### flow/design.v
`timescale 1ns / 1ps
module RNG(
    input               CLK,
    input               RST,
    input               RND_IN,
    output reg [7:0]    OUT,
    output reg          WE,
    input               FULL
);
reg [7:0]           RND_DAT;
reg [2:0]           RND_SHIFT;
reg                 RND_CNT;
reg [15:0]          start;
reg                 tog;
reg                 rd;
reg                 rd_ok;
reg                 init;
reg [63:0]          l0_0;
reg [64:0]          l0_1;
reg [65:0]          l0_2;
reg [63:0]          l1_0;
reg [64:0]          l1_1;
reg [65:0]          l1_2;
reg [63:0]          l2_0;
reg [64:0]          l2_1;
reg [65:0]          l2_2;
reg [63:0]          l3_0;
reg [64:0]          l3_1;
reg [65:0]          l3_2;
reg [63:0]          l4_0;
reg [64:0]          l4_1;
reg [65:0]          l4_2;
reg [63:0]          l5_0;
reg [64:0]          l5_1;
reg [65:0]          l5_2;
reg [63:0]          l6_0;
reg [64:0]          l6_1;
reg [65:0]          l6_2;
reg [63:0]          l7_0;
reg [64:0]          l7_1;
reg [65:0]          l7_2;
reg [15:0]          i_cnt;
reg [3:0]           upd;
always @(posedge CLK)
begin
    if (!RST) begin
        rd_ok <= 0;
        i_cnt <= 0;
        init <= 0;
        upd <= 0;
        WE <= 0;
    end else begin
        if (init == 0) begin
            rd_ok <= 0;
            if (i_cnt == 208)
                init = 1;
            else if (rd == 1) begin
                rd_ok <= 1;
                i_cnt <= i_cnt + 1;
                case (i_cnt)
                    0:   l0_0[7:0]   <= RND_DAT;
                    1:   l0_0[15:8]  <= RND_DAT;
                    2:   l0_0[23:16] <= RND_DAT;
                    3:   l0_0[31:24] <= RND_DAT;
                    4:   l0_0[39:32] <= RND_DAT;
                    5:   l0_0[47:40] <= RND_DAT;
                    6:   l0_0[55:48] <= RND_DAT;
                    7:   l0_0[63:56] <= RND_DAT;
                    8:   l0_1[7:0]   <= RND_DAT;
                    9:   l0_1[15:8]  <= RND_DAT;
                    10:  l0_1[23:16] <= RND_DAT;
                    11:  l0_1[31:24] <= RND_DAT;
                    12:  l0_1[39:32] <= RND_DAT;
                    13:  l0_1[47:40] <= RND_DAT;
                    14:  l0_1[55:48] <= RND_DAT;
                    15:  l0_1[63:56] <= RND_DAT;
                    16:  l0_1[64]    <= RND_DAT[3];
                    17:  l0_2[7:0]   <= RND_DAT;
                    18:  l0_2[15:8]  <= RND_DAT;
                    19:  l0_2[23:16] <= RND_DAT;
                    20:  l0_2[31:24] <= RND_DAT;
                    21:  l0_2[39:32] <= RND_DAT;
                    22:  l0_2[47:40] <= RND_DAT;
                    23:  l0_2[55:48] <= RND_DAT;
                    24:  l0_2[63:56] <= RND_DAT;
                    25:  l0_2[65:64] <= RND_DAT[5:4];
                    26:  l1_0[7:0]   <= RND_DAT;
                    27:  l1_0[15:8]  <= RND_DAT;
                    28:  l1_0[23:16] <= RND_DAT;
                    29:  l1_0[31:24] <= RND_DAT;
                    30:  l1_0[39:32] <= RND_DAT;
                    31:  l1_0[47:40] <= RND_DAT;
                    32:  l1_0[55:48] <= RND_DAT;
                    33:  l1_0[63:56] <= RND_DAT;
                    34:  l1_1[7:0]   <= RND_DAT;
                    35:  l1_1[15:8]  <= RND_DAT;
                    36:  l1_1[23:16] <= RND_DAT;
                    37:  l1_1[31:24] <= RND_DAT;
                    38:  l1_1[39:32] <= RND_DAT;
                    39:  l1_1[47:40] <= RND_DAT;
                    40:  l1_1[55:48] <= RND_DAT;
                    41:  l1_1[63:56] <= RND_DAT;
                    42:  l1_1[64]    <= RND_DAT[1];
                    43:  l1_2[7:0]   <= RND_DAT;
                    44:  l1_2[15:8]  <= RND_DAT;
                    45:  l1_2[23:16] <= RND_DAT;
                    46:  l1_2[31:24] <= RND_DAT;
                    47:  l1_2[39:32] <= RND_DAT;
                    48:  l1_2[47:40] <= RND_DAT;
                    49:  l1_2[55:48] <= RND_DAT;
                    50:  l1_2[63:56] <= RND_DAT;
                    51:  l1_2[65:64] <= RND_DAT[7:6];
                    52:  l2_0[7:0]   <= RND_DAT;
                    53:  l2_0[15:8]  <= RND_DAT;
                    54:  l2_0[23:16] <= RND_DAT;
                    55:  l2_0[31:24] <= RND_DAT;
                    56:  l2_0[39:32] <= RND_DAT;
                    57:  l2_0[47:40] <= RND_DAT;
                    58:  l2_0[55:48] <= RND_DAT;
                    59:  l2_0[63:56] <= RND_DAT;
                    60:  l2_1[7:0]   <= RND_DAT;
                    61:  l2_1[15:8]  <= RND_DAT;
                    62:  l2_1[23:16] <= RND_DAT;
                    63:  l2_1[31:24] <= RND_DAT;
                    64:  l2_1[39:32] <= RND_DAT;
                    65:  l2_1[47:40] <= RND_DAT;
                    66:  l2_1[55:48] <= RND_DAT;
                    67:  l2_1[63:56] <= RND_DAT;
                    68:  l2_1[64]    <= RND_DAT[0];
                    69:  l2_2[7:0]   <= RND_DAT;
                    70:  l2_2[15:8]  <= RND_DAT;
                    71:  l2_2[23:16] <= RND_DAT;
                    72:  l2_2[31:24] <= RND_DAT;
                    73:  l2_2[39:32] <= RND_DAT;
                    74:  l2_2[47:40] <= RND_DAT;
                    75:  l2_2[55:48] <= RND_DAT;
                    76:  l2_2[63:56] <= RND_DAT;
                    77:  l2_2[65:64] <= RND_DAT[3:2];
                    78:  l3_0[7:0]   <= RND_DAT;
                    79:  l3_0[15:8]  <= RND_DAT;
                    80:  l3_0[23:16] <= RND_DAT;
                    81:  l3_0[31:24] <= RND_DAT;
                    82:  l3_0[39:32] <= RND_DAT;
                    83:  l3_0[47:40] <= RND_DAT;
                    84:  l3_0[55:48] <= RND_DAT;
                    85:  l3_0[63:56] <= RND_DAT;
                    86:  l3_1[7:0]   <= RND_DAT;
                    87:  l3_1[15:8]  <= RND_DAT;
                    88:  l3_1[23:16] <= RND_DAT;
                    89:  l3_1[31:24] <= RND_DAT;
                    90:  l3_1[39:32] <= RND_DAT;
                    91:  l3_1[47:40] <= RND_DAT;
                    92:  l3_1[55:48] <= RND_DAT;
                    93:  l3_1[63:56] <= RND_DAT;
                    94:  l3_1[64]    <= RND_DAT[7];
                    95:  l3_2[7:0]   <= RND_DAT;
                    96:  l3_2[15:8]  <= RND_DAT;
                    97:  l3_2[23:16] <= RND_DAT;
                    98:  l3_2[31:24] <= RND_DAT;
                    99:  l3_2[39:32] <= RND_DAT;
                    100: l3_2[47:40] <= RND_DAT;
                    101: l3_2[55:48] <= RND_DAT;
                    102: l3_2[63:56] <= RND_DAT;
                    103: l3_2[65:64] <= RND_DAT[1:0];
                    104:  l4_0[7:0]   <= RND_DAT;
                    105: l4_0[15:8]  <= RND_DAT;
                    106: l4_0[23:16] <= RND_DAT;
                    107: l4_0[31:24] <= RND_DAT;
                    108: l4_0[39:32] <= RND_DAT;
                    109: l4_0[47:40] <= RND_DAT;
                    110: l4_0[55:48] <= RND_DAT;
                    111: l4_0[63:56] <= RND_DAT;
                    112: l4_1[7:0]   <= RND_DAT;
                    113: l4_1[15:8]  <= RND_DAT;
                    114: l4_1[23:16] <= RND_DAT;
                    115: l4_1[31:24] <= RND_DAT;
                    116: l4_1[39:32] <= RND_DAT;
                    117: l4_1[47:40] <= RND_DAT;
                    118: l4_1[55:48] <= RND_DAT;
                    119: l4_1[63:56] <= RND_DAT;
                    120: l4_1[64]    <= RND_DAT[3];
                    121: l4_2[7:0]   <= RND_DAT;
                    122: l4_2[15:8]  <= RND_DAT;
                    123: l4_2[23:16] <= RND_DAT;
                    124: l4_2[31:24] <= RND_DAT;
                    125: l4_2[39:32] <= RND_DAT;
                    126: l4_2[47:40] <= RND_DAT;
                    127: l4_2[55:48] <= RND_DAT;
                    128: l4_2[63:56] <= RND_DAT;
                    129: l4_2[65:64] <= RND_DAT[5:4];
                    130: l5_0[7:0]   <= RND_DAT;
                    131: l5_0[15:8]  <= RND_DAT;
                    132: l5_0[23:16] <= RND_DAT;
                    133: l5_0[31:24] <= RND_DAT;
                    134: l5_0[39:32] <= RND_DAT;
                    135: l5_0[47:40] <= RND_DAT;
                    136: l5_0[55:48] <= RND_DAT;
                    137: l5_0[63:56] <= RND_DAT;
                    138: l5_1[7:0]   <= RND_DAT;
                    139: l5_1[15:8]  <= RND_DAT;
                    140: l5_1[23:16] <= RND_DAT;
                    141: l5_1[31:24] <= RND_DAT;
                    142: l5_1[39:32] <= RND_DAT;
                    143: l5_1[47:40] <= RND_DAT;
                    144: l5_1[55:48] <= RND_DAT;
                    145: l5_1[63:56] <= RND_DAT;
                    146: l5_1[64]    <= RND_DAT[1];
                    147: l5_2[7:0]   <= RND_DAT;
                    148: l5_2[15:8]  <= RND_DAT;
                    149: l5_2[23:16] <= RND_DAT;
                    150: l5_2[31:24] <= RND_DAT;
                    151: l5_2[39:32] <= RND_DAT;
                    152: l5_2[47:40] <= RND_DAT;
                    153: l5_2[55:48] <= RND_DAT;
                    154: l5_2[63:56] <= RND_DAT;
                    155: l5_2[65:64] <= RND_DAT[7:6];
                    156: l6_0[7:0]   <= RND_DAT;
                    157: l6_0[15:8]  <= RND_DAT;
                    158: l6_0[23:16] <= RND_DAT;
                    159: l6_0[31:24] <= RND_DAT;
                    160: l6_0[39:32] <= RND_DAT;
                    161: l6_0[47:40] <= RND_DAT;
                    162: l6_0[55:48] <= RND_DAT;
                    163: l6_0[63:56] <= RND_DAT;
                    164: l6_1[7:0]   <= RND_DAT;
                    165: l6_1[15:8]  <= RND_DAT;
                    166: l6_1[23:16] <= RND_DAT;
                    167: l6_1[31:24] <= RND_DAT;
                    168: l6_1[39:32] <= RND_DAT;
                    169: l6_1[47:40] <= RND_DAT;
                    170: l6_1[55:48] <= RND_DAT;
                    171: l6_1[63:56] <= RND_DAT;
                    172: l6_1[64]    <= RND_DAT[0];
                    173: l6_2[7:0]   <= RND_DAT;
                    174: l6_2[15:8]  <= RND_DAT;
                    175: l6_2[23:16] <= RND_DAT;
                    176: l6_2[31:24] <= RND_DAT;
                    177: l6_2[39:32] <= RND_DAT;
                    178: l6_2[47:40] <= RND_DAT;
                    179: l6_2[55:48] <= RND_DAT;
                    180: l6_2[63:56] <= RND_DAT;
                    181: l6_2[65:64] <= RND_DAT[3:2];
                    182: l7_0[7:0]   <= RND_DAT;
                    183: l7_0[15:8]  <= RND_DAT;
                    184: l7_0[23:16] <= RND_DAT;
                    185: l7_0[31:24] <= RND_DAT;
                    186: l7_0[39:32] <= RND_DAT;
                    187: l7_0[47:40] <= RND_DAT;
                    188: l7_0[55:48] <= RND_DAT;
                    189: l7_0[63:56] <= RND_DAT;
                    190: l7_1[7:0]   <= RND_DAT;
                    191: l7_1[15:8]  <= RND_DAT;
                    192: l7_1[23:16] <= RND_DAT;
                    193: l7_1[31:24] <= RND_DAT;
                    194: l7_1[39:32] <= RND_DAT;
                    195: l7_1[47:40] <= RND_DAT;
                    196: l7_1[55:48] <= RND_DAT;
                    197: l7_1[63:56] <= RND_DAT;
                    198: l7_1[64]    <= RND_DAT[7];
                    199: l7_2[7:0]   <= RND_DAT;
                    200: l7_2[15:8]  <= RND_DAT;
                    201: l7_2[23:16] <= RND_DAT;
                    202: l7_2[31:24] <= RND_DAT;
                    203: l7_2[39:32] <= RND_DAT;
                    204: l7_2[47:40] <= RND_DAT;
                    205: l7_2[55:48] <= RND_DAT;
                    206: l7_2[63:56] <= RND_DAT;
                    207: l7_2[65:64] <= RND_DAT[1:0];
                endcase
            end
        end else begin
            rd_ok <= 0;
            WE <= 0;
            if (FULL == 0) begin
                WE <= 1;
                OUT <= { l7_0[0] ^ l7_1[0], l6_0[0] ^ l6_1[0], l5_0[0] ^ l5_1[0], l4_0[0] ^ l4_1[0], l3_0[0] ^ l3_1[0], l2_0[0] ^ l2_1[0], l1_0[0] ^ l1_1[0], l0_0[0] ^ l0_1[0]};
                l7_2 <= (l7_2 >> 1) | ((l7_2[0] ^ l7_2[1] ^ l7_2[9] ^ l7_2[10]) << 65);
                l6_2 <= (l6_2 >> 1) | ((l6_2[0] ^ l6_2[1] ^ l6_2[9] ^ l6_2[10]) << 65);
                l5_2 <= (l5_2 >> 1) | ((l5_2[0] ^ l5_2[1] ^ l5_2[9] ^ l5_2[10]) << 65);
                l4_2 <= (l4_2 >> 1) | ((l4_2[0] ^ l4_2[1] ^ l4_2[9] ^ l4_2[10]) << 65);
                l3_2 <= (l3_2 >> 1) | ((l3_2[0] ^ l3_2[1] ^ l3_2[9] ^ l3_2[10]) << 65);
                l2_2 <= (l2_2 >> 1) | ((l2_2[0] ^ l2_2[1] ^ l2_2[9] ^ l2_2[10]) << 65);
                l1_2 <= (l1_2 >> 1) | ((l1_2[0] ^ l1_2[1] ^ l1_2[9] ^ l1_2[10]) << 65);
                l0_2 <= (l0_2 >> 1) | ((l0_2[0] ^ l0_2[1] ^ l0_2[9] ^ l0_2[10]) << 65);
                if (l7_2[0] == 0)
                    l7_0 <= (l7_0 >> 1) | ((l7_0[0] ^ l7_0[1] ^ l7_0[3] ^ l7_0[4]) << 63);
                else
                    l7_1 <= (l7_1 >> 1) | ((l7_1[0] ^ l7_1[18]) << 64);
                if (l6_2[0] == 0)
                    l6_0 <= (l6_0 >> 1) | ((l6_0[0] ^ l6_0[1] ^ l6_0[3] ^ l6_0[4]) << 63);
                else
                    l6_1 <= (l6_1 >> 1) | ((l6_1[0] ^ l6_1[18]) << 64);
                if (l5_2[0] == 0)
                    l5_0 <= (l5_0 >> 1) | ((l5_0[0] ^ l5_0[1] ^ l5_0[3] ^ l5_0[4]) << 63);
                else
                    l5_1 <= (l5_1 >> 1) | ((l5_1[0] ^ l5_1[18]) << 64);
                if (l4_2[0] == 0)
                    l4_0 <= (l4_0 >> 1) | ((l4_0[0] ^ l4_0[1] ^ l4_0[3] ^ l4_0[4]) << 63);
                else
                    l4_1 <= (l4_1 >> 1) | ((l4_1[0] ^ l4_1[18]) << 64);
                if (l3_2[0] == 0)
                    l3_0 <= (l3_0 >> 1) | ((l3_0[0] ^ l3_0[1] ^ l3_0[3] ^ l3_0[4]) << 63);
                else
                    l3_1 <= (l3_1 >> 1) | ((l3_1[0] ^ l3_1[18]) << 64);
                if (l2_2[0] == 0)
                    l2_0 <= (l2_0 >> 1) | ((l2_0[0] ^ l2_0[1] ^ l2_0[3] ^ l2_0[4]) << 63);
                else
                    l2_1 <= (l2_1 >> 1) | ((l2_1[0] ^ l2_1[18]) << 64);
                if (l1_2[0] == 0)
                    l1_0 <= (l1_0 >> 1) | ((l1_0[0] ^ l1_0[1] ^ l1_0[3] ^ l1_0[4]) << 63);
                else
                    l1_1 <= (l1_1 >> 1) | ((l1_1[0] ^ l1_1[18]) << 64);
                if (l0_2[0] == 0)
                    l0_0 <= (l0_0 >> 1) | ((l0_0[0] ^ l0_0[1] ^ l0_0[3] ^ l0_0[4]) << 63);
                else
                    l0_1 <= (l0_1 >> 1) | ((l0_1[0] ^ l0_1[18]) << 64);
            end else begin
                if (rd == 1) begin
                    rd_ok <= 1;
                    upd <= upd + 1;
                    case (upd)
                        0:  l0_0[9:2] <= RND_DAT;
                        1:  l1_0[9:2] <= RND_DAT;
                        2:  l2_0[9:2] <= RND_DAT;
                        3:  l3_0[9:2] <= RND_DAT;
                        4:  l4_0[9:2] <= RND_DAT;
                        5:  l5_0[9:2] <= RND_DAT;
                        6:  l6_0[9:2] <= RND_DAT;
                        7:  l7_0[9:2] <= RND_DAT;
                        8:  l0_1[9:2] <= RND_DAT;
                        9:  l1_1[9:2] <= RND_DAT;
                        10: l2_1[9:2] <= RND_DAT;
                        11: l3_1[9:2] <= RND_DAT;
                        12: l4_1[9:2] <= RND_DAT;
                        13: l5_1[9:2] <= RND_DAT;
                        14: l6_1[9:2] <= RND_DAT;
                        15: l7_1[9:2] <= RND_DAT;
                    endcase
                end
            end
        end
    end
end
always @(posedge CLK)
begin
    if (!RST) begin
        RND_SHIFT <= 0;
        start <= 0;
        tog <= 0;
        rd <= 0;
        RND_CNT <= 0;
        RND_DAT <= 0;
    end else begin
        RND_CNT <= !RND_CNT;
        if (rd_ok)
            rd <= 0;
        if (RND_IN == 0) begin
            tog <= 0;
        end else if (tog == 0) begin
            tog <= 1;
            RND_SHIFT <= RND_SHIFT + 1;
            RND_DAT[RND_SHIFT] <= RND_DAT[RND_SHIFT] ^ RND_CNT;
            if (RND_SHIFT == 0) begin
                if (start < 1024)
                    start <= start + 1;
                else begin
                    rd <= 1;
                end
            end
        end
    end
end
endmodule
### flow/run.sh
#!/bin/bash
# the make line also repeats each setting of config.mk as NAME=value (left out here)
make -C /OpenROAD-flow-scripts/flow DESIGN_CONFIG=/design/flow/config.mk WORK_HOME=/design/flow/orfs CLKGATE_MAP_FILE= finish
### flow/config.mk
export PLATFORM = sky130hd
export DESIGN_NAME = RNG
export DESIGN_NICKNAME = RNG
export VERILOG_FILES = /design/flow/design.v
export SDC_FILE = /design/flow/constraint.sdc
export NUM_CORES = 4
export LEC_CHECK = 0
export ABC_AREA = 1
export CAP_MARGIN = 10
export CELL_PAD_IN_SITES_DETAIL_PLACEMENT = 2
export CORE_ASPECT_RATIO = 1.13
export CORE_MARGIN = 5
export CORE_UTILIZATION = 40
export GPL_ROUTABILITY_DRIVEN = 0
export GPL_TIMING_DRIVEN = 0
export PLACE_DENSITY_LB_ADDON = 0.29
export SETUP_SLACK_MARGIN = 0.05
export SLEW_MARGIN = 20
export TNS_END_PERCENT = 65
### flow/constraint.sdc
create_clock -name core_clock -period 2.1 [get_ports {CLK}]
set_input_delay 0.4200 -clock core_clock [delete_from_list [all_inputs] [get_ports {CLK}]]
set_output_delay 0.4200 -clock core_clock [all_outputs]
set_load 0.01 [all_outputs]
==> flow_metrics.py, run 1 <==
# Auto-generated metrics
metrics = {
    "yosys": {
        "syn-num-nets": 6257,
        "synth_warnings": 1,
        "netlist_top_cells_count": "nand2_1 (3116), edfxtp_1 (1568), nor2_1 (286)",
        "ys_seq_share_pct": 71.6,
        "ys_sh_mux_pct": 0,
        "synth_cell_types": 36,
        "yosys.area_share.adder_pct": 0.279,
        "numSynthFlops": 1621,
        "synth.top_cell.area_share_pct": 70.0,
        "syn-cell-area_um2": 67200,
        "synth-main-ff-cell": "edfxtp_1",
        "synth_top_cell_by_count": "nand2_1",
        "top_cells_by_area": "edfxtp_1 (70%), nand2_1 (17%), a21oi_1 (1.8%), nor2_1 (1.6%), dfxtp_1 (1.6%)",
        "syn_inst": 6238,
        "synth.avg_cell_area_um2": 10.8,
        "yosysChipArea_um2": 67200,
        "ys_cells": 6238,
        "logic_family": "simple AND/OR/NAND/NOR gates",
        "top_area_cell": "edfxtp_1",
        "async_reset_ff_share_pct": 0,
        "edf_count": 1568,
        "simple_gate_share_pct": 21.0,
        "xor_area_share_pct": 1.03,
        "synthAoiAreaFrac_pct": 2.46,
    },
    "floorplan": {
        "coreArea_um2": 168000,
        "die_area_um2": 176000,
        "die_h_um": 446,
        "boundaryPins": 13,
        "die_w_um": 396,
        "rows": 160,
        "fp-utilization_pct": 40.1,
    },
    "placement": {
        "port_buffers": 12,
        "dp.cells": 8444,
        "dp_hpwl_um": 255000,
        "placed_area_um2": 70500,
    },
    "grt": {
        "grt.total_usage_pct": 70.9,
        "overflow": 6,
    },
    "cts": {
        "numCtsBuffers": 165,
        "cts_max_level": 4,
        "clk_path_buf_depth": 3,
        "cts.sinks": 1621,
        "cts-root-buf": "clkbuf_16",
    },
    "status": {
        "outcome": "did not finish",
        "error": "[ERROR GRT-0232] Routing congestion too high. Check the congestion heatmap in the GUI.",
        "flow.stopped_at": "5_1_grt",
    },
}
layer usage:
| layer | track usage, % | overflow |
|---|---|---|
| met1 | 68.4 | 0 |
| met2 | 85.3 | 2 |
| met3 | 59.9 | 0 |
| met4 | 69.8 | 4 |
| met5 | 45.8 | 0 |
per-stage QoR:
stage | setup TNS (ns) | utilization [%] | setup slack [ns] | hold slack, ns
4_1_cts | -440.88 | 48.7 | -0.342 | 0.232
3_5_place_dp | -3420.76 | 42.0 | -1.77 | 0.428
3_3_place_gp | -2850.06 | 41.9 | -1.83 | 0.419
2_1_floorplan | -64.71 | - | -0.0964 | 0.407
repair_timing:
item | in CTS
pin swaps | 175
resized | 751
endpoints found under the setup margin | 3176
hold buffers | 0
cloned | 6
buffers inserted | 202
==> run 2, diff against run 1 <==
ABC_AREA = not set   (was 1)
CAP_MARGIN = 15   (was 10)
CELL_PAD_IN_SITES_DETAIL_PLACEMENT = not set   (was 2)
CORE_ASPECT_RATIO = not set   (was 1.13)
CORE_MARGIN = 2   (was 5)
CORE_UTILIZATION = 72   (was 40)
CTS_CLUSTER_DIAMETER = 96   (was not set)
GPL_ROUTABILITY_DRIVEN = not set   (was 0)
GPL_TIMING_DRIVEN = not set   (was 0)
PLACE_DENSITY_LB_ADDON = not set   (was 0.29)
SETUP_SLACK_MARGIN = not set   (was 0.05)
TNS_END_PERCENT = not set   (was 65)
clock period = 2.07 ns   (was 2.1 ns; I/O delays follow)
==> run 2 against run 1 <==
Compared with the run above: the layout now fails its checks (negative setup slack); synthesized cell count decreased by 3.8%; synthesized area is 0.38% lower; die area decreased by 46%.
==> flow_metrics.py, run 2 <==
# Metrics from the implementation run
metrics = {
    "status": {
        "outcome": "finished with violations",
        "violations": "negative setup slack",
    },
    "power": {
        "maxPowerGroup": "sequential cells",
        "p_seq_uw": 35700,
        "switching_power_uw": 13000,
        "seq_power_share_pct": 54.5,
        "p_int_uw": 52400,
        "powerDensity_nw_per_um2": 822,
        "swShare_pct": 19.9,
        "p_clk_share_pct": 43.8,
        "pwr-share-comb_pct": 1.7,
        "peakVddDrop_mv": 0.701,
        "p_comb_uw": 1140,
        "clockNetworkPower_uw": 28600,
        "p_leak_uw": 0.0353,
    },
    "drt": {
        "first_pass_iters": 8,
        "wl_per_cell_um": 22.5,
        "initialDrtViolationCount": 6654,
        "drc": 0,
        "viasPerCell": 6.08,
        "wirelength_um": 172000,
        "vias": 46300,
        "postRouteAntennaNets": 0,
    },
    "cts": {
        "insertion_delay_ns": 0.78,
        "cts_max_level": 4,
        "cts_tree": "done",
        "numCtsBuffers": 158,
        "cts-root-buf": "clkbuf_16",
        "cts.sinks": 1621,
        "holdBufCountCts": 0,
        "clk_path_buf_depth": 3,
        "clk_pin_slew_worst_paths_ns": 0.06,
    },
    "critical_path": {
        "crit_chain": "or4_4 > buf_8 > buf_4 > nor4_4 > buf_6 > buf_12 > a21oi_2 > nor2_4",
        "crit_buf_inv": 4,
        "ff2ff_path_depth": 8,
        "cp_max_fo": 8,
        "crit_arrival_ns": 3.04,
        "start_kind": "register",
        "crit_path_start": "i_cnt[12]$_SDFFE_PN0P_",
        "reg2reg_slack_ns": -0.53,
        "crit_slowest_cell": "or4_4",
        "worstSetupEndpointType": "register",
        "worst_ep_required_time_ns": 2.51,
        "worst-setup-path-type": "register to register",
        "r2r-start": "i_cnt[12]$_SDFFE_PN0P_",
        "rr_endpoint": "l5_0[42]$_DFFE_PP_",
        "worstSetupPathDepth": 8,
        "cpPeakStageDelay_ns": 0.54,
        "critical_path.top_delay_family": "simple AND/OR/NAND/NOR gates",
        "timing.critical_path.to": "l5_0[42]$_DFFE_PP_",
    },
    "floorplan": {
        "coreArea_um2": 91900,
        "die_area_um2": 95500,
        "boundaryPins": 13,
        "fp-utilization_pct": 72.9,
        "die_w_um": 309,
        "die_h_um": 309,
        "rows": 111,
    },
    "cells_and_area": {
        "nNetsFinal": 6266,
        "areaGrowthSynthToFinish_pct": 18.8,
        "fillerInstances": 4410,
        "design_area_um2": 79600,
        "finalNonFillerCells": 7620,
    },
    "placement": {
        "dp_hpwl_um": 99900,
        "dp.cells": 7271,
        "place.gp.congestion": 0.879,
        "placed_area_um2": 72700,
        "port_buffers": 12,
    },
    "sta": {
        "worstMarginPinSlew_ns": 1.07,
        "timing.setup.tns_ns": -583.08,
        "setup_violations": 2166,
        "finalClockPeriodUsage_pct": 126,
        "slew_violations": 0,
        "fin_skew_ns": 0.0245,
        "holdWs_ns": 0.230,
        "hold_violations": 0,
        "rsz0062_at_grt": "true",
        "worst_slack_ns": -0.530,
        "max_freq_mhz": 385,
        "relSlewSlack_pct": 28.4,
        "period_minus_slack_ns": 2.60,
    },
    "yosys": {
        "synthAoiAreaFrac_pct": 4.06,
        "synth-main-ff-cell": "edfxtp_1",
        "netlist_top_cells_count": "nand2_1 (2960), edfxtp_1 (1568), clkbuf_1 (383)",
        "simple_gate_share_pct": 19.9,
        "xor_area_share_pct": 1.06,
        "top_cells_by_area": "edfxtp_1 (70%), nand2_1 (17%), clkbuf_1 (2.1%), dfxtp_1 (1.6%), a21o_1 (1.4%)",
        "numSynthFlops": 1621,
        "edf_count": 1568,
        "logic_family": "simple AND/OR/NAND/NOR gates",
        "ys_sh_mux_pct": 0.189,
        "synth.avg_cell_area_um2": 11.2,
        "synth_top_cell_by_count": "nand2_1",
        "yosys.area_share.adder_pct": 0.280,
        "top_area_cell": "edfxtp_1",
        "ys_cells": 5999,
        "yosysChipArea_um2": 67000,
        "syn-num-nets": 6018,
        "synth.top_cell.area_share_pct": 70.3,
        "synth_cell_types": 52,
        "async_reset_ff_share_pct": 0,
        "syn_inst": 5999,
        "syn-cell-area_um2": 67000,
        "ys_seq_share_pct": 71.9,
        "synth_warnings": 1,
    },
    "worst_hold_path": {
        "hold_path_end": "rd_ok$_SDFF_PN0_",
        "hold_class": "primary input to register",
        "min_from": "RST",
        "hold_depth": 3,
    },
    "grt": {
        "antenna_found_initial": 4,
        "grt_pass1_vias": 44800,
        "grt_start_max_net_pins": 283,
        "grt.total_usage_pct": 35.9,
        "grt_pass1_wl_um": 259000,
        "overflow": 0,
    },
    "flow_run": {
        "tool_warnings": 63,
        "max-cap-violations": 0,
    },
}
[run 2: timing repair]
item / in CTS / in global routing
setup endpoints to repair: 1776 / 2436
endpoints found under the hold margin: 0 / 0
gates cloned: 3 / 2
buffers inserted: 32 / 27
pin swaps: 42 / 58
gates resized: 128 / 129
[run 2: final cells by class]
class	count	area [um^2]	area share (%)
Timing Repair Buffer	532	6100	7.67
Inverter	22	82.6	0.104
Sequential cell	1621	48200	60.5
Antenna cell	2	5.00	0.00629
Clock inverter	90	769	0.967
Clock buffer	198	4350	5.46
Tap cell	1243	1560	1.95
Multi-Input combinational cell	3912	18600	23.3
[run 2: stage by stage]
step	worst slack, ns	total power [uW]	utilization [%]
after detailed placement	-0.660	37500	79.1
final	-0.530	65400	86.6
after global placement	-0.615	37400	79.1
after CTS	-0.472	65500	85.7
after global routing	-0.588	66800	86.6
after floorplan	-0.280	37000	-
[run 2: routing by layer]
| layer | up-vias | GRT usage, % | routed length (um) |
|---|---|---|---|
| li1 | 20600 | - | - |
| met1 | 22600 | 50.2 | 64300 |
| met2 | 2681 | 56.5 | 82200 |
| met3 | 475 | 6.65 | 18000 |
| met4 | 2 | 15.0 | 7130 |
| met5 | - | 0 | 13 |
==> run 3, diff against run 2 <==
CAP_MARGIN = 20   (was 15)
CTS_CLUSTER_DIAMETER = 395   (was 96)
PLACE_DENSITY_LB_ADDON = 0.06   (was not set)
SETUP_SLACK_MARGIN = 0.61   (was not set)
==> run 3 against run 2 <==
Compared with the run above: still fails the layout checks on negative setup slack; setup slack improved by 0.014 ns; critical path depth increased by 1; wire length increased by 5.9%; via count increased by 3.0%; cell count increased by 0.49%; clock skew increased by 0.0061 ns.
==> flow_metrics.py, run 3 <==
# Metrics from the implementation run
metrics = {
    "yosys": {
        "synth_top_cell_by_count": "nand2_1",
        "syn_inst": 5999,
        "simple_gate_share_pct": 19.9,
        "numSynthFlops": 1621,
        "synth_cell_types": 52,
        "synth-main-ff-cell": "edfxtp_1",
        "yosysChipArea_um2": 67000,
        "synth.top_cell.area_share_pct": 70.3,
        "top_cells_by_area": "edfxtp_1 (70%), nand2_1 (17%), clkbuf_1 (2.1%), dfxtp_1 (1.6%), a21o_1 (1.4%)",
        "xor_area_share_pct": 1.06,
        "synth_warnings": 1,
        "synthAoiAreaFrac_pct": 4.06,
        "edf_count": 1568,
        "netlist_top_cells_count": "nand2_1 (2960), edfxtp_1 (1568), clkbuf_1 (383)",
        "syn-num-nets": 6018,
        "yosys.area_share.adder_pct": 0.280,
        "syn-cell-area_um2": 67000,
        "ys_seq_share_pct": 71.9,
        "ys_sh_mux_pct": 0.189,
        "ys_cells": 5999,
        "async_reset_ff_share_pct": 0,
        "logic_family": "simple AND/OR/NAND/NOR gates",
        "top_area_cell": "edfxtp_1",
        "synth.avg_cell_area_um2": 11.2,
    },
    "floorplan": {
        "boundaryPins": 13,
        "fp-utilization_pct": 72.9,
        "die_h_um": 309,
        "coreArea_um2": 91900,
        "rows": 111,
        "die_w_um": 309,
        "die_area_um2": 95500,
    },
    "sta": {
        "relSlewSlack_pct": 25.2,
        "rsz0062_at_grt": "true",
        "max_freq_mhz": 387,
        "finalClockPeriodUsage_pct": 125,
        "period_minus_slack_ns": 2.59,
        "fin_skew_ns": 0.0306,
        "slew_violations": 0,
        "worst_slack_ns": -0.516,
        "setup_violations": 1633,
        "worstMarginPinSlew_ns": 1.12,
        "hold_violations": 0,
        "timing.setup.tns_ns": -519.44,
    },
    "power": {
        "p_seq_uw": 35700,
        "powerDensity_nw_per_um2": 823,
        "pwr-share-comb_pct": 1.9,
        "p_comb_uw": 1240,
        "seq_power_share_pct": 53.9,
        "p_leak_uw": 0.0356,
        "clockNetworkPower_uw": 29200,
        "maxPowerGroup": "sequential cells",
        "p_int_uw": 52900,
        "peakVddDrop_mv": 1.07,
        "switching_power_uw": 13200,
        "swShare_pct": 20.0,
        "p_clk_share_pct": 44.2,
    },
    "critical_path": {
        "crit_path_start": "i_cnt[12]$_SDFFE_PN0P_",
        "reg2reg_slack_ns": -0.52,
        "critical_path.top_delay_family": "simple AND/OR/NAND/NOR gates",
        "rr_endpoint": "l2_1[18]$_DFFE_PP_",
        "start_kind": "register",
        "crit_buf_inv": 5,
        "ff2ff_path_depth": 9,
        "worst-setup-path-type": "register to register",
        "cpPeakStageDelay_ns": 0.56,
        "timing.critical_path.to": "l2_1[18]$_DFFE_PP_",
        "crit_slowest_cell": "or4_4",
        "worst_ep_required_time_ns": 2.58,
        "cp_max_fo": 8,
        "crit_chain": "or4_4 > buf_6 > nor4_4 > a2bb2oi_4 > buf_6 > buf_12 > buf_12 > buf_16 > a21oi_4",
        "worstSetupPathDepth": 9,
        "crit_arrival_ns": 3.10,
        "r2r-start": "i_cnt[12]$_SDFFE_PN0P_",
        "worstSetupEndpointType": "register",
    },
    "placement": {
        "dp_hpwl_um": 106000,
        "dpl_worst_slack_ns": -0.703,
        "place.gp.congestion": 0.908,
        "port_buffers": 12,
        "placed_area_um2": 73600,
        "dp.cells": 7326,
    },
    "drt": {
        "drc": 0,
        "wirelength_um": 182000,
        "viasPerCell": 6.23,
        "initialDrtViolationCount": 6995,
        "postRouteAntennaNets": 0,
        "first_pass_iters": 7,
        "wl_per_cell_um": 23.7,
        "vias": 47700,
    },
    "grt": {
        "overflow": 0,
        "antenna_found_initial": 6,
        "grt_pass1_wl_um": 269000,
        "grt_start_max_net_pins": 239,
        "grt_pass1_vias": 46700,
        "grt.total_usage_pct": 37.6,
    },
    "cts": {
        "numCtsBuffers": 157,
        "cts-root-buf": "clkbuf_16",
        "cts_max_level": 4,
        "cts_tree": "done",
        "clk_pin_slew_worst_paths_ns": 0.06,
        "cts.sinks": 1621,
        "clk_path_buf_depth": 3,
        "insertion_delay_ns": 0.80,
    },
    "status": {
        "outcome": "finished with violations",
        "violations": "negative setup slack",
    },
    "cells_and_area": {
        "finalNonFillerCells": 7657,
        "nNetsFinal": 6306,
        "areaGrowthSynthToFinish_pct": 19.9,
        "design_area_um2": 80300,
    },
    "worst_hold_path": {
        "min_from": "RST",
        "hold_path_end": "rd_ok$_SDFF_PN0_",
        "hold_class": "primary input to register",
        "hold_depth": 3,
    },
    "flow_run": {
        "tool_warnings": 58,
        "max-cap-violations": 0,
    },
}
-- run 3: area by class of cell --
| type | count | area [um^2] |
|---|---|---|
| fill | 3987 | 11600 |
| clock inverter | 82 | 838 |
| inverter | 22 | 82.6 |
| clock buffer | 203 | 4320 |
| timing repair buffer | 573 | 6900 |
| tap | 1243 | 1560 |
| sequential | 1621 | 48200 |
| antenna | 1 | 2.50 |
| multi-input combinational | 3912 | 18500 |
-- run 3: per-stage QoR --
stage / power (uW) / hold WS (ns) / util (%)
after floorplan: 37000 / 0.430 / -
after global placement: 37500 / 0.444 / 80.1
after detailed placement: 37500 / 0.449 / 80.1
after CTS: 66000 / 0.0932 / 86.3
after global routing: 67300 / 0.135 / 87.4
final: 66100 / 0.144 / 87.4
-- run 3: what timing repair did --
action                                   CTS  global route
gates resized                             66           160
pin swaps                                 13            50
endpoints found under the setup margin  3177          3180
hold buffers                               0             0
cloned                                     6             6
buffers inserted                          13            20
-- run 3: per-layer routing --
layer	global-route usage, %	part of all wire [%]
met5	0	0.046
met4	19.0	5.8
met3	7.86	12
met2	59.8	47
met1	49.8	35
==> run 4, diff against run 3 <==
CELL_PAD_IN_SITES_DETAIL_PLACEMENT = 1   (was not set)
CORE_UTILIZATION = 29   (was 72)
CTS_CLUSTER_DIAMETER = 247   (was 395)
GPL_TIMING_DRIVEN = 1   (was not set)
MAX_ROUTING_LAYER = met5   (was not set)
PLACE_DENSITY_LB_ADDON = not set   (was 0.06)
SETUP_SLACK_MARGIN = 1.5   (was 0.61)
clock period = 6.07 ns   (was 2.07 ns; I/O delays follow)
==> run 4 against run 3 <==
Compared with the run above: the run now finishes clean; global-route usage down 22 points; clock skew increased by 0.0019 ns; first-iteration DRC count down 44%; synthesized area unchanged; flip-flop count unchanged; critical path depth fell by 5; sequential power down 66%; maximum frequency decreased by 32%; largest power group unchanged.
==> flow_metrics.py, run 4 <==
# Metrics from the implementation run
metrics = {
    "status": {
        "outcome": "complete, no violations",
    },
    "drt": {
        "wl_met3_um": 10800,
        "postRouteAntennaNets": 0,
        "first_pass_iters": 5,
        "wl_met2_um": 89500,
        "met1_length_um": 76000,
        "routed.top_layer": "met4",
        "vias": 44200,
        "wl_per_cell_um": 20.2,
        "initialDrtViolationCount": 3918,
        "drc": 0,
        "viasPerCell": 4.93,
        "wirelength_um": 181000,
    },
    "power": {
        "peakVddDrop_mv": 0.297,
        "switching_power_uw": 4720,
        "p_comb_uw": 333,
        "p_int_uw": 18100,
        "p_leak_uw": 0.0323,
        "swShare_pct": 20.7,
        "finalPower_uw": 22800,
        "p_clk_share_pct": 45.2,
        "clockNetworkPower_uw": 10300,
        "pwr-share-comb_pct": 1.5,
        "powerDensity_nw_per_um2": 302,
        "maxPowerGroup": "sequential cells",
        "seq_power_share_pct": 53.3,
        "p_seq_uw": 12200,
    },
    "sta": {
        "relSlewSlack_pct": 19.6,
        "max_freq_mhz": 262,
        "slew_violations": 0,
        "period_minus_slack_ns": 3.82,
        "holdWs_ns": 0.462,
        "rsz0062_at_grt": "false",
        "timing.setup.tns_ns": 0,
        "fin_skew_ns": 0.0325,
        "worstMarginPinSlew_ns": 1.21,
        "finalClockPeriodUsage_pct": 62.9,
        "setup_violations": 0,
        "hold_violations": 0,
    },
    "placement": {
        "dp.cells": 8667,
        "port_buffers": 12,
        "place.gp.congestion": 0.788,
        "dp_hpwl_um": 102000,
    },
    "yosys": {
        "synth_warnings": 1,
        "simple_gate_share_pct": 19.9,
        "edf_count": 1568,
        "syn-num-nets": 6018,
        "yosysChipArea_um2": 67000,
        "netlist_top_cells_count": "nand2_1 (2960), edfxtp_1 (1568), clkbuf_1 (383)",
        "ys_sh_mux_pct": 0.189,
        "ys_cells": 5999,
        "syn_inst": 5999,
        "top_cells_by_area": "edfxtp_1 (70%), nand2_1 (17%), clkbuf_1 (2.1%), dfxtp_1 (1.6%), a21o_1 (1.4%)",
        "synth.avg_cell_area_um2": 11.2,
        "numSynthFlops": 1621,
        "synthAoiAreaFrac_pct": 4.06,
        "async_reset_ff_share_pct": 0,
        "logic_family": "simple AND/OR/NAND/NOR gates",
        "syn-cell-area_um2": 67000,
        "yosys.area_share.adder_pct": 0.280,
        "top_area_cell": "edfxtp_1",
        "xor_area_share_pct": 1.06,
        "ys_seq_share_pct": 71.9,
        "synth_top_cell_by_count": "nand2_1",
        "synth.top_cell.area_share_pct": 70.3,
        "synth_cell_types": 52,
        "synth-main-ff-cell": "edfxtp_1",
    },
    "cells_and_area": {
        "fillerInstances": 25400,
        "final_util_pct": 32.8,
        "finalNonFillerCells": 8975,
        "nNetsFinal": 5830,
        "areaGrowthSynthToFinish_pct": 12.7,
    },
    "worst_hold_path": {
        "min_from": "start[9]$_SDFFE_PN0P_",
        "hold_path_end": "start[9]$_SDFFE_PN0P_",
        "hold_class": "register to register",
        "hold_depth": 2,
    },
    "floorplan": {
        "coreArea_um2": 230000,
        "die_w_um": 485,
        "fp-utilization_pct": 29.1,
        "boundaryPins": 13,
        "die_area_um2": 235000,
        "die_h_um": 485,
        "rows": 176,
    },
    "flow_run": {
        "max-cap-violations": 0,
        "tool_warnings": 50,
    },
    "cts": {
        "cts_max_level": 4,
        "clk_pin_slew_worst_paths_ns": 0.06,
        "holdBufCountCts": 0,
        "cts-resized-gates": 0,
        "clk_path_buf_depth": 3,
        "postCtsSetupBuffers": 0,
        "cts-root-buf": "clkbuf_16",
        "insertion_delay_ns": 0.82,
        "cts_tree": "done",
        "cts.sinks": 1621,
        "numCtsBuffers": 167,
    },
    "critical_path": {
        "r2r-start": "init$_SDFF_PN0_",
        "start_kind": "register",
        "worstSetupEndpointType": "register",
        "cpPeakStageDelay_ns": 1.01,
        "cp_max_fo": 87,
        "crit_arrival_ns": 4.29,
        "worstSetupPathDepth": 4,
        "crit_path_start": "init$_SDFF_PN0_",
        "crit_chain": "buf_4 > nand2_4 > nor2_1 > o21a_1",
        "timing.critical_path.to": "l3_0[19]$_DFFE_PP_",
        "crit_buf_inv": 1,
        "rr_endpoint": "l3_0[19]$_DFFE_PP_",
        "worst_ep_required_time_ns": 6.54,
        "critical_path.top_delay_family": "simple AND/OR/NAND/NOR gates",
        "ff2ff_path_depth": 4,
        "crit_slowest_cell": "dfxtp_4",
        "worst-setup-path-type": "register to register",
        "reg2reg_slack_ns": 2.25,
    },
    "grt": {
        "grt.total_usage_pct": 15.2,
        "grt_pass1_vias": 46100,
        "grt_start_max_net_pins": 262,
        "antenna_found_initial": 2,
        "overflow": 0,
        "grt_pass1_wl_um": 281000,
    },
}
## run 4: area by class of cell
cell class | count | area, um^2 | area share, %
Timing Repair Buffer | 87 | 818 | 1.08
Clock buffer | 213 | 4460 | 5.90
Tap cell | 3026 | 3790 | 5.02
Multi-Input combinational cell | 3912 | 17200 | 22.8
Clock inverter | 93 | 948 | 1.26
Sequential cell | 1621 | 48100 | 63.8
Antenna cell | 1 | 2.50 | 0.00332
Inverter | 22 | 82.6 | 0.109
## run 4: per-stage QoR
step                      cell area [um^2]  setup slack, ns
after floorplan                      67000             3.09
after global placement               70100             1.76
after detailed placement             70100             1.68
after CTS                            75500             2.26
after global routing                 75500             2.06
final                                75500             2.25
## run 4: per-layer routing
layer	GRT usage (%)	up-vias
li1	-	19700
met1	20.2	22900
met2	25.7	1347
met3	2.21	279
met4	4.67	0
met5	0	-
==> run 5, diff against run 4 <==
ABC_AREA = 1   (was not set)
CELL_PAD_IN_SITES_DETAIL_PLACEMENT = not set   (was 1)
CORE_ASPECT_RATIO = 1.33   (was not set)
CORE_UTILIZATION = 72   (was 29)
CTS_CLUSTER_DIAMETER = 372   (was 247)
GPL_TIMING_DRIVEN = not set   (was 1)
MAX_ROUTING_LAYER = not set   (was met5)
PLACE_DENSITY = 0.6   (was not set)
SETUP_SLACK_MARGIN = -0.17   (was 1.5)
clock period = 2.02 ns   (was 6.07 ns; I/O delays follow)
==> run 5 against run 4 <==
Compared with the run above: the layout now fails its checks (negative setup slack); clock power rose to 2.7 times the previous value; register-to-register slack lost 2.5 ns; via count is 4.8% higher; wire length decreased by 8.6%; maximum frequency increased by 67%; worst hold slack worse by 0.11 ns; clock skew fell by 0.0072 ns; synthesized area grew 0.38%; non-clock buffer count increased by 468; sequential share of layout area shrank 2.1 points; largest cell class unchanged; largest power group unchanged.
==> flow_metrics.py, run 5 <==
# Metrics from the implementation run
metrics = {
    "yosys": {
        "yosys.area_share.adder_pct": 0.279,
        "top_cells_by_area": "edfxtp_1 (70%), nand2_1 (17%), a21oi_1 (1.8%), nor2_1 (1.6%), dfxtp_1 (1.6%)",
        "syn_inst": 6238,
        "synthAoiAreaFrac_pct": 2.46,
        "simple_gate_share_pct": 21.0,
        "synth_top_cell_by_count": "nand2_1",
        "logic_family": "simple AND/OR/NAND/NOR gates",
        "synth.avg_cell_area_um2": 10.8,
        "numSynthFlops": 1621,
        "ys_sh_mux_pct": 0,
        "netlist_top_cells_count": "nand2_1 (3116), edfxtp_1 (1568), nor2_1 (286)",
        "synth-main-ff-cell": "edfxtp_1",
        "ys_cells": 6238,
        "ys_seq_share_pct": 71.6,
        "synth_warnings": 1,
        "synth.top_cell.area_share_pct": 70.0,
        "yosysChipArea_um2": 67200,
        "edf_count": 1568,
        "synth_cell_types": 36,
        "top_area_cell": "edfxtp_1",
        "syn-num-nets": 6257,
        "async_reset_ff_share_pct": 0,
        "syn-cell-area_um2": 67200,
        "xor_area_share_pct": 1.03,
    },
    "power": {
        "p_int_uw": 53300,
        "switching_power_uw": 13700,
        "p_comb_uw": 2630,
        "p_leak_uw": 0.0333,
        "p_seq_uw": 37000,
        "pwr-share-comb_pct": 3.9,
        "maxPowerGroup": "sequential cells",
        "peakVddDrop_mv": 0.943,
        "p_clk_share_pct": 40.9,
        "clockNetworkPower_uw": 27400,
        "seq_power_share_pct": 55.2,
        "finalPower_uw": 67100,
        "swShare_pct": 20.5,
        "powerDensity_nw_per_um2": 859,
    },
    "sta": {
        "max_freq_mhz": 437,
        "rsz0062_at_grt": "true",
        "fin_skew_ns": 0.0253,
        "relSlewSlack_pct": 49.2,
        "setup_violations": 1552,
        "finalClockPeriodUsage_pct": 113,
        "worstMarginPinSlew_ns": 0.762,
        "worst_slack_ns": -0.269,
        "holdWs_ns": 0.352,
        "period_minus_slack_ns": 2.29,
        "hold_violations": 0,
        "slew_violations": 0,
    },
    "floorplan": {
        "die_h_um": 356,
        "rows": 129,
        "die_w_um": 269,
        "coreArea_um2": 92800,
        "boundaryPins": 13,
        "fp-utilization_pct": 72.5,
        "die_area_um2": 95900,
    },
    "worst_hold_path": {
        "hold_path_end": "tog$_SDFF_PN0_",
        "hold_depth": 4,
        "min_from": "RND_IN",
        "hold_class": "primary input to register",
    },
    "critical_path": {
        "cpPeakStageDelay_ns": 0.33,
        "worstSetupPathDepth": 12,
        "worst_ep_required_time_ns": 2.50,
        "crit_slowest_cell": "dfxtp_2",
        "critical_path.top_delay_family": "buffers and inverters",
        "crit_path_start": "i_cnt[11]$_SDFFE_PN0P_",
        "cp_max_fo": 8,
        "crit_chain": "inv_2 > nand4_1 > nor3_4 > buf_6 > clkbuf_16 > nand2_8 > nor2_4 > buf_6 > buf_12 > a21oi_4 > nor2_1 > buf_4",
        "start_kind": "register",
        "reg2reg_slack_ns": -0.27,
        "r2r-start": "i_cnt[11]$_SDFFE_PN0P_",
        "rr_endpoint": "l0_2[41]$_DFFE_PP_",
        "timing.critical_path.to": "l0_2[41]$_DFFE_PP_",
        "crit_buf_inv": 6,
        "ff2ff_path_depth": 12,
        "worst-setup-path-type": "register to register",
        "worstSetupEndpointType": "register",
        "crit_top_cell": "buf_6",
        "crit_arrival_ns": 2.77,
    },
    "cts": {
        "cts_tree": "done",
        "numCtsBuffers": 147,
        "cts-root-buf": "clkbuf_16",
        "clk_pin_slew_worst_paths_ns": 0.06,
        "cts.sinks": 1621,
        "insertion_delay_ns": 0.77,
        "cts_max_level": 4,
        "clk_path_buf_depth": 3,
    },
    "cells_and_area": {
        "areaGrowthSynthToFinish_pct": 16.2,
        "fillerInstances": 4946,
        "nNetsFinal": 6528,
        "design_area_um2": 78100,
        "finalNonFillerCells": 7865,
    },
    "placement": {
        "port_buffers": 12,
        "dpl_worst_slack_ns": -0.594,
        "placed_area_um2": 72500,
        "dp.cells": 7592,
        "place.gp.congestion": 0.923,
        "dp_hpwl_um": 99800,
    },
    "drt": {
        "drc": 0,
        "vias": 46400,
        "initialDrtViolationCount": 5551,
        "first_pass_iters": 6,
        "wirelength_um": 166000,
        "wl_per_cell_um": 21.0,
        "postRouteAntennaNets": 0,
        "viasPerCell": 5.89,
    },
    "grt": {
        "antenna_found_initial": 3,
        "grt_pass1_wl_um": 253000,
        "grt_pass1_vias": 45100,
        "overflow": 0,
        "grt_start_max_net_pins": 115,
        "grt.total_usage_pct": 34.9,
    },
    "status": {
        "violations": "negative setup slack",
        "outcome": "finished with violations",
    },
    "flow_run": {
        "max-cap-violations": 0,
        "tool_warnings": 47,
    },
}
run 5: area by class of cell:
type	instances	area (um^2)	share of cell area, %
diodes	1	2.50	0.00320
clock buffers	186	3930	5.03
clock inverters	74	722	0.924
inverters	121	472	0.604
multi-input cells	4063	17300	22.2
flip-flops and latches	1621	48200	61.7
well taps	1244	1560	1.99
repair buffers	555	5950	7.61
run 5: repair_timing:
action | 4_1_cts | 5_1_grt
endpoints found under the hold margin | 0 | 0
pin swaps | 6 | 46
buffers inserted | 5 | 12
cloned | 3 | 5
endpoints found under the setup margin | 771 | 1483
hold buffers | 0 | 0
gates resized | 42 | 152
run 5: layer usage:
metal,up-vias,wire [um],GRT usage (%),part of all wire (%)
met4,0,6990,15.5,4.2
met1,22400,60800,46.8,37
met3,398,16900,6.27,10
met5,-,0,0,0
met2,2481,80900,56.6,49
li1,21100,-,-,-
run 5: metrics by stage:
| step | TNS [ns] | utilization (%) |
|---|---|---|
| finish | -226.59 | 84.2 |
| floorplan | -225.59 | - |
| global route | -382.06 | 84.2 |
| global placement | -727.01 | 78.1 |
| CTS | -147.41 | 83.4 |
| detailed placement | -728.81 | 78.1 |
==> run 6, diff against run 5 <==
ABC_AREA = not set   (was 1)
CORE_ASPECT_RATIO = not set   (was 1.33)
CORE_UTILIZATION = 40   (was 72)
CTS_CLUSTER_DIAMETER = 314   (was 372)
GPL_ROUTABILITY_DRIVEN = 0   (was not set)
PLACE_DENSITY = not set   (was 0.6)
SETUP_SLACK_MARGIN = not set   (was -0.17)
clock period = 5.0 ns   (was 2.02 ns; I/O delays follow)
==> run 6 against run 5 <==
Compared with the run above: the run now finishes clean; synthesized cell count is 3.8% lower; clock skew hardly changed; first-iteration DRC count is 25% lower; critical path type unchanged; largest cell class unchanged.
==> flow_metrics.py, run 6 <==
# Metrics from the implementation run
metrics = {
    "drt": {
        "viasPerCell": 5.22,
        "wirelength_um": 164000,
        "initialDrtViolationCount": 4187,
        "wl_per_cell_um": 20.1,
        "postRouteAntennaNets": 0,
        "first_pass_iters": 6,
        "antennaDiodeCount": 0,
        "vias": 42700,
        "drc": 0,
    },
    "power": {
        "p_leak_uw": 0.0324,
        "p_comb_uw": 391,
        "peakVddDrop_mv": 0.278,
        "p_int_uw": 21700,
        "powerDensity_nw_per_um2": 365,
        "p_clk_share_pct": 44.1,
        "swShare_pct": 20.2,
        "switching_power_uw": 5490,
        "clockNetworkPower_uw": 12000,
        "pwr-share-comb_pct": 1.4,
        "maxPowerGroup": "sequential cells",
        "seq_power_share_pct": 54.4,
        "p_seq_uw": 14800,
    },
    "yosys": {
        "top_area_cell": "edfxtp_1",
        "ys_sh_mux_pct": 0.189,
        "ys_seq_share_pct": 71.9,
        "synth-main-ff-cell": "edfxtp_1",
        "ys_cells": 5999,
        "syn-num-nets": 6018,
        "async_reset_ff_share_pct": 0,
        "synth.avg_cell_area_um2": 11.2,
        "synth.top_cell.area_share_pct": 70.3,
        "synthAoiAreaFrac_pct": 4.06,
        "syn_inst": 5999,
        "xor_area_share_pct": 1.06,
        "synth_top_cell_by_count": "nand2_1",
        "simple_gate_share_pct": 19.9,
        "top_cells_by_area": "edfxtp_1 (70%), nand2_1 (17%), clkbuf_1 (2.1%), dfxtp_1 (1.6%), a21o_1 (1.4%)",
        "edf_count": 1568,
        "logic_family": "simple AND/OR/NAND/NOR gates",
        "yosys.area_share.adder_pct": 0.280,
        "synth_warnings": 1,
        "numSynthFlops": 1621,
        "netlist_top_cells_count": "nand2_1 (2960), edfxtp_1 (1568), clkbuf_1 (383)",
        "syn-cell-area_um2": 67000,
        "yosysChipArea_um2": 67000,
        "synth_cell_types": 52,
    },
    "floorplan": {
        "die_area_um2": 171000,
        "die_h_um": 413,
        "coreArea_um2": 167000,
        "fp-utilization_pct": 40.2,
        "die_w_um": 413,
        "rows": 150,
        "boundaryPins": 13,
    },
    "sta": {
        "fin_skew_ns": 0.0256,
        "hold_violations": 0,
        "setup_violations": 0,
        "timing.setup.tns_ns": 0,
        "slew_violations": 0,
        "worstMarginPinSlew_ns": 1.20,
        "rsz0062_at_grt": "false",
        "period_minus_slack_ns": 3.57,
        "relSlewSlack_pct": 20.2,
        "worst_slack_ns": 1.43,
        "holdWs_ns": 0.462,
        "finalClockPeriodUsage_pct": 71.5,
        "max_freq_mhz": 280,
    },
    "grt": {
        "grt_pass1_vias": 41300,
        "grt_use_met1_pct": 27.5,
        "grt_start_max_net_pins": 184,
        "overflow": 0,
        "grt_pass1_wl_um": 251000,
        "antenna_found_initial": 1,
        "top_usage_layer": "met2",
        "grt.total_usage_pct": 19.1,
        "gr-usage-met2_pct": 30.1,
        "grtUsageMet3_pct": 2.74,
    },
    "critical_path": {
        "cpPeakStageDelay_ns": 0.94,
        "ff2ff_path_depth": 5,
        "crit_chain": "or4_1 > nor4_2 > buf_12 > nand2_1 > a21oi_1",
        "crit_slowest_cell": "or4_1",
        "rr_endpoint": "l7_1[51]$_DFFE_PP_",
        "start_kind": "register",
        "worst-setup-path-type": "register to register",
        "crit_path_start": "i_cnt[8]$_SDFFE_PN0P_",
        "worstSetupPathDepth": 5,
        "worst_ep_required_time_ns": 5.42,
        "r2r-start": "i_cnt[8]$_SDFFE_PN0P_",
        "worstSetupEndpointType": "register",
        "reg2reg_slack_ns": 1.43,
        "timing.critical_path.to": "l7_1[51]$_DFFE_PP_",
        "crit_arrival_ns": 3.99,
        "crit_buf_inv": 1,
        "cp_max_fo": 15,
        "critical_path.top_delay_family": "simple AND/OR/NAND/NOR gates",
    },
    "worst_hold_path": {
        "hold_path_end": "start[13]$_SDFFE_PN0P_",
        "hold_depth": 1,
        "min_from": "start[13]$_SDFFE_PN0P_",
        "hold_class": "register to register",
    },
    "cts": {
        "holdBufCountCts": 0,
        "numCtsBuffers": 164,
        "clk_path_buf_depth": 3,
        "cts_tree": "done",
        "insertion_delay_ns": 0.80,
        "cts.sinks": 1621,
        "clk_pin_slew_worst_paths_ns": 0.06,
        "cts-resized-gates": 0,
        "cts-root-buf": "clkbuf_16",
        "cts_max_level": 4,
        "postCtsSetupBuffers": 0,
    },
    "placement": {
        "placed_area_um2": 69200,
        "dp_hpwl_um": 89100,
        "dp.cells": 7870,
        "port_buffers": 12,
        "dpl_worst_slack_ns": 1.12,
    },
    "flow_run": {
        "max-cap-violations": 0,
        "tool_warnings": 54,
    },
    "cells_and_area": {
        "nNetsFinal": 5851,
        "areaGrowthSynthToFinish_pct": 11.1,
        "design_area_um2": 74400,
        "fillerInstances": 15600,
        "finalNonFillerCells": 8168,
    },
    "status": {
        "outcome": "complete, no violations",
    },
}
## run 6: layout make-up
| type | count | area, um^2 | share of cell area (%) |
|---|---|---|---|
| inverters | 22 | 82.6 | 0.111 |
| clock buffers | 207 | 4440 | 5.96 |
| clock inverters | 91 | 738 | 0.992 |
| flip-flops and latches | 1621 | 48100 | 64.7 |
| multi-input cells | 3912 | 17200 | 23.1 |
| repair buffers | 111 | 1030 | 1.38 |
| well taps | 2204 | 2760 | 3.71 |
## run 6: metal layers
layer | wire length, um | up-vias
met1 | 73600 | 21300
met2 | 76100 | 1380
met3 | 10700 | 233
li1 | - | 19700
met5 | 0 | -
met4 | 3550 | 0
## run 6: stage by stage
step	util [%]	total power, uW
after floorplan	-	15300
after global placement	41.5	15400
after detailed placement	41.5	15500
after CTS	44.6	27300
after global routing	44.6	27900
final	44.6	27100
==> run 7, diff against run 6 <==
CORE_UTILIZATION = 72   (was 40)
CTS_CLUSTER_DIAMETER = not set   (was 314)
CTS_CLUSTER_SIZE = 42   (was not set)
GPL_ROUTABILITY_DRIVEN = not set   (was 0)
PLACE_DENSITY = 0.65   (was not set)
SETUP_SLACK_MARGIN = 0.94   (was not set)
clock period = 3.49 ns   (was 5.0 ns; I/O delays follow)
==> run 7 against run 6 <==
Compared with the run above: maximum frequency increased by 37%; die area is 44% lower; flip-flop count unchanged; total power is 41% higher; design area grew 1.7%; clock power up 38%; cell count down 9.6%; clock skew down 0.0031 ns; first-iteration DRC count rose by 52%; synthesized area is the same; register-to-register slack got worse by 0.55 ns.
==> flow_metrics.py, run 7 <==
# Metrics from the implementation run
metrics = {
    "critical_path": {
        "r2r-start": "i_cnt[15]$_SDFFE_PN0P_",
        "crit_arrival_ns": 3.14,
        "cpPeakStageDelay_ns": 0.58,
        "crit_chain": "or4_4 > buf_6 > nor4_4 > a2bb2oi_4 > buf_12 > buf_12 > buf_16 > nor2_1 > buf_4",
        "ff2ff_path_depth": 9,
        "worstSetupPathDepth": 9,
        "timing.critical_path.to": "l1_0[43]$_DFFE_PP_",
        "start_kind": "register",
        "worst-setup-path-type": "register to register",
        "crit_slowest_cell": "or4_4",
        "reg2reg_slack_ns": 0.88,
        "crit_buf_inv": 5,
        "worstSetupEndpointType": "register",
        "rr_endpoint": "l1_0[43]$_DFFE_PP_",
        "worst_ep_required_time_ns": 4.01,
        "crit_path_start": "i_cnt[15]$_SDFFE_PN0P_",
        "cp_max_fo": 26,
        "critical_path.top_delay_family": "simple AND/OR/NAND/NOR gates",
        "crit_top_cell": "buf_12",
    },
    "cts": {
        "cts-root-buf": "clkbuf_16",
        "clk_pin_slew_worst_paths_ns": 0.06,
        "cts_max_level": 4,
        "insertion_delay_ns": 0.77,
        "cts.sinks": 1621,
        "clk_path_buf_depth": 3,
        "numCtsBuffers": 158,
        "holdBufCountCts": 0,
        "cts_tree": "done",
    },
    "yosys": {
        "ys_seq_share_pct": 71.9,
        "syn_inst": 5999,
        "synth_warnings": 1,
        "numSynthFlops": 1621,
        "synth.avg_cell_area_um2": 11.2,
        "syn-num-nets": 6018,
        "edf_count": 1568,
        "yosysChipArea_um2": 67000,
        "simple_gate_share_pct": 19.9,
        "synth.top_cell.area_share_pct": 70.3,
        "ys_sh_mux_pct": 0.189,
        "syn-cell-area_um2": 67000,
        "xor_area_share_pct": 1.06,
        "ys_cells": 5999,
        "synth-main-ff-cell": "edfxtp_1",
        "async_reset_ff_share_pct": 0,
        "top_area_cell": "edfxtp_1",
        "synthAoiAreaFrac_pct": 4.06,
        "yosys.area_share.adder_pct": 0.280,
        "top_cells_by_area": "edfxtp_1 (70%), nand2_1 (17%), clkbuf_1 (2.1%), dfxtp_1 (1.6%), a21o_1 (1.4%)",
        "logic_family": "simple AND/OR/NAND/NOR gates",
        "synth_cell_types": 52,
        "netlist_top_cells_count": "nand2_1 (2960), edfxtp_1 (1568), clkbuf_1 (383)",
        "synth_top_cell_by_count": "nand2_1",
    },
    "worst_hold_path": {
        "hold_depth": 3,
        "hold_class": "primary input to register",
        "min_from": "RST",
        "hold_path_end": "i_cnt[15]$_SDFFE_PN0P_",
    },
    "cells_and_area": {
        "areaGrowthSynthToFinish_pct": 13.0,
        "fillerInstances": 5144,
        "final_util_pct": 82.3,
        "nNetsFinal": 6029,
    },
    "floorplan": {
        "die_area_um2": 95500,
        "die_w_um": 309,
        "coreArea_um2": 91900,
        "die_h_um": 309,
        "rows": 111,
        "fp-utilization_pct": 72.9,
        "boundaryPins": 13,
    },
    "placement": {
        "port_buffers": 12,
        "place.gp.congestion": 0.854,
        "dp_hpwl_um": 89600,
        "dpl_worst_slack_ns": 0.224,
    },
    "power": {
        "swShare_pct": 19.7,
        "p_leak_uw": 0.0335,
        "maxPowerGroup": "sequential cells",
        "seq_power_share_pct": 55.3,
        "peakVddDrop_mv": 0.651,
        "p_clk_share_pct": 43.2,
        "p_comb_uw": 575,
        "p_int_uw": 30700,
        "switching_power_uw": 7550,
        "powerDensity_nw_per_um2": 505,
        "finalPower_uw": 38300,
        "clockNetworkPower_uw": 16500,
        "p_seq_uw": 21200,
        "pwr-share-comb_pct": 1.5,
    },
    "flow_run": {
        "tool_warnings": 63,
        "max-cap-violations": 0,
    },
    "grt": {
        "grt_pass1_wl_um": 244000,
        "grt_start_max_net_pins": 223,
        "antenna_found_initial": 0,
        "grt.total_usage_pct": 33.7,
        "overflow": 0,
        "grt_pass1_vias": 42500,
    },
    "drt": {
        "first_pass_iters": 6,
        "wl_per_cell_um": 22.2,
        "postRouteAntennaNets": 0,
        "vias": 45000,
        "wirelength_um": 164000,
        "drc": 0,
        "viasPerCell": 6.10,
        "initialDrtViolationCount": 6352,
    },
    "sta": {
        "hold_violations": 0,
        "setup_violations": 0,
        "finalClockPeriodUsage_pct": 74.9,
        "worstMarginPinSlew_ns": 0.971,
        "slew_violations": 0,
        "fin_skew_ns": 0.0225,
        "max_freq_mhz": 382,
        "rsz0062_at_grt": "true",
        "timing.setup.tns_ns": 0,
        "relSlewSlack_pct": 35.3,
        "period_minus_slack_ns": 2.61,
        "worst_slack_ns": 0.875,
    },
    "status": {
        "outcome": "complete, no violations",
    },
}
[run 7: timing repair]
action / CTS / global route
cloned: 6 / 11
endpoints found under the setup margin: 1231 / 1538
buffers inserted: 19 / 30
pin swaps: 8 / 25
gates resized: 93 / 103
[run 7: metal layers]
layer  routed length (um)  GRT usage [%]
met5                    0          0.961
met4                 5480           11.5
met3                18100           5.82
met2                77600           53.5
met1                62400           48.1
[run 7: cell type report]
type                       instances  area, um^2  area share (%)
antenna                            2        5.00         0.00661
clock buffer                     203        4290            5.67
clock inverter                    82         654           0.864
inverter                          22        82.6           0.109
multi-input combinational       3916       17900            23.6
sequential                      1621       48200            63.6
tap                             1243        1560            2.05
timing repair buffer             291        3070            4.05
[run 7: per-stage QoR]
| stage | std cells | area, um^2 | hold WS [ns] |
|---|---|---|---|
| 6_report | 7380 | 75700 | 0.447 |
| 5_1_grt | 7378 | 75700 | 0.433 |
| 4_1_cts | 7337 | 74800 | 0.401 |
| 3_5_place_dp | 7027 | 69200 | 0.447 |
| 3_3_place_gp | 7027 | 69200 | 0.444 |
| 2_1_floorplan | 5999 | 67000 | 0.430 |
No activity file was given, so power comes from the tool's default toggle rates.
